==> flow/design.v <==
module OQ1_Stopwatch(AN, Seg, Dot, CLK, Start, RESET);  
	output [3:0] AN;
	output [6:0] Seg;
	output Dot;
	input CLK, Start, RESET;
	parameter R = 2'b00;
    parameter W = 2'b01;
    parameter C = 2'b10;	
	reg  [11:0] divider_ds;
	reg  [5:0]  divider_ms;
	reg  [6:0]  Seg_Temp;
	reg  [3:0]  D3,D2,D1,D0,D_Temp,AN_Temp;
	reg  [1:0]  state,n_state;
	reg         dp;
	wire        RTC_ds,RTC_ms;
	always @(posedge CLK or posedge RESET) begin
	  if(RESET) divider_ms <= 0;
	  else if(divider_ms==32) divider_ms <= 0;
      else divider_ms <= divider_ms + 1;
    end
    assign RTC_ms = ((divider_ms == 32)?1'b1:1'b0);
	always @(posedge CLK or posedge RESET) begin
      if(RESET) divider_ds <= 0;
      else if(divider_ds==3276) divider_ds <= 0;
      else if(state==C) divider_ds <= divider_ds + 1;
    end
    assign RTC_ds = ((divider_ds == 3276)?1'b1:1'b0);
	always@(posedge CLK or posedge RESET) begin
      if(RESET) begin
        state <= R;
        D3 <= 0;
        D2 <= 0;
        D1 <= 0;
        D0 <= 0;
      end else begin
        state <= n_state;
        if(RTC_ds) begin
          if(D0 == 9) begin
            D0 <= 0;
            if(D1 == 9) begin
              D1 <= 0;
              if(D2 == 9) begin
                D2 <= 0;
                if(D3 == 9) begin
                  D3 <= 0;                  
                end else begin
                  D3 <= D3 + 1;
                end                    
              end else begin
                D2 <= D2 + 1;
              end      
            end else begin
              D1 <= D1 + 1;
            end
          end else begin
            D0 <= D0 + 1;
          end
        end      
      end
    end
    always@(*) begin
      case (state)
        R : if(RESET) n_state = R;
            else if(Start && !RESET) n_state = C;
            else n_state = W;
        W : if(RESET) n_state = R;
            else if(Start && !RESET) n_state = C;
            else n_state = W;
        C : if(RESET) n_state = R;
            else n_state = C;        
        default : n_state = R;
      endcase
    end
    always@(posedge CLK or posedge RESET) begin
      if(RESET) begin
        D_Temp  <= 4'b0000;
        AN_Temp <= 4'b1110;
        dp      <= 1'b0;
      end else if(RTC_ms) begin
      case(AN_Temp)
        4'b0111 : begin
                    D_Temp <= D0;
                    AN_Temp <= 4'b1110;
                    dp <= 1;
                  end
        4'b1110 : begin
                    D_Temp <= D1;
                    AN_Temp <= 4'b1101;
                    dp <= 0;
                  end
        4'b1101 : begin
                    D_Temp <= D2;
                    AN_Temp <= 4'b1011;
                    dp <= 1;
                  end
        4'b1011 : begin
                    D_Temp <= D3;
                    AN_Temp <= 4'b0111;
                    dp <= 1;
                  end
      endcase
      end
    end    
    always @(*) begin
        case(D_Temp)
          0 : Seg_Temp=7'b1000000; 
          1 : Seg_Temp=7'b1111001; 
          2 : Seg_Temp=7'b0100100; 
          3 : Seg_Temp=7'b0110000; 
          4 : Seg_Temp=7'b0011001; 
          5 : Seg_Temp=7'b0010010; 
          6 : Seg_Temp=7'b0000010; 
          7 : Seg_Temp=7'b1111000; 
          8 : Seg_Temp=7'b0000000; 
          9 : Seg_Temp=7'b0011000; 
          default : Seg_Temp=7'b0111111; 
      endcase
    end
    assign Seg = Seg_Temp;
    assign AN = AN_Temp;
    assign Dot = dp;
endmodule
clock: 2.31 ns
lec_check: 0
abc_area: 0
cap_margin: 20
core_aspect_ratio: 1.57
core_margin: 2
core_utilization: 70
cts_cluster_diameter: 360
cts_cluster_size: 21
gpl_timing_driven: 1
hold_slack_margin: 0.29
max_routing_layer: met4
min_routing_layer: met1
place_density_lb_addon: 0.11
setup_slack_margin: 0.64
slew_margin: 20
tns_end_percent: 80
run.sh (not shown) runs the stock make flow with config.mk's settings and CLKGATE_MAP_FILE=.
The baseline finished clean.
Then changed:
ABC_AREA = unset   (was 0)
CORE_ASPECT_RATIO = unset   (was 1.57)
CORE_UTILIZATION = 40   (was 70)
CTS_CLUSTER_DIAMETER = unset   (was 360)
CTS_CLUSTER_SIZE = unset   (was 21)
GPL_TIMING_DRIVEN = unset   (was 1)
HOLD_SLACK_MARGIN = unset   (was 0.29)
MIN_ROUTING_LAYER = unset   (was met1)
PLACE_DENSITY_LB_ADDON = 0.16   (was 0.11)
SETUP_SLACK_MARGIN = unset   (was 0.64)
TNS_END_PERCENT = 5   (was 80)
clock period = 10.0 ns   (was 2.31 ns; I/O delays follow)
Effect:
- The new run finished clean
- cell area went down by 12%
- sequential cell count does not change
- non-clock buffer count shrinks by 34
- global-route usage is lower by 16 points
- core utilization came out lower by 47 points
- synthesized area does not change
- clock power came out lower by 79%
- worst setup slack improves by 5.7 ns
- wire length decreases by 38%
- worst hold slack loses 0.013 ns
Then changed:
CAP_MARGIN = 5   (was 20)
CELL_PAD_IN_SITES_DETAIL_PLACEMENT = 1   (was unset)
HOLD_SLACK_MARGIN = 0.17   (was unset)
MAX_ROUTING_LAYER = unset   (was met4)
PLACE_DENSITY_LB_ADDON = unset   (was 0.16)
TNS_END_PERCENT = unset   (was 5)
The new run finished with timing, DRC and antenna clean.
Cell count stays the same.
Count of clock-buffer cells in the layout came out higher by 1.
Total power came out higher by 13%.
Worst setup slack improves by 0.0082 ns.
Wire length came out higher by about 8%.
Flip-flop count does not change.
Area after synthesis does not change.
First-iteration DRC count came out lower by about 8%.
Cell area came out higher by 1.4%.
Global-route usage came out higher by 0.20 points.
Combinational power came out higher by about 5%.
Then changed:
CAP_MARGIN = 20   (was 5)
CELL_PAD_IN_SITES_DETAIL_PLACEMENT = unset   (was 1)
HOLD_SLACK_MARGIN = unset   (was 0.17)
Result: Worst hold slack loses 0.013 ns; clock power fell by 24%; clock skew is about the same; non-clock buffer count does not change.
No activity file was given, so power comes from the tool's default toggle rates.
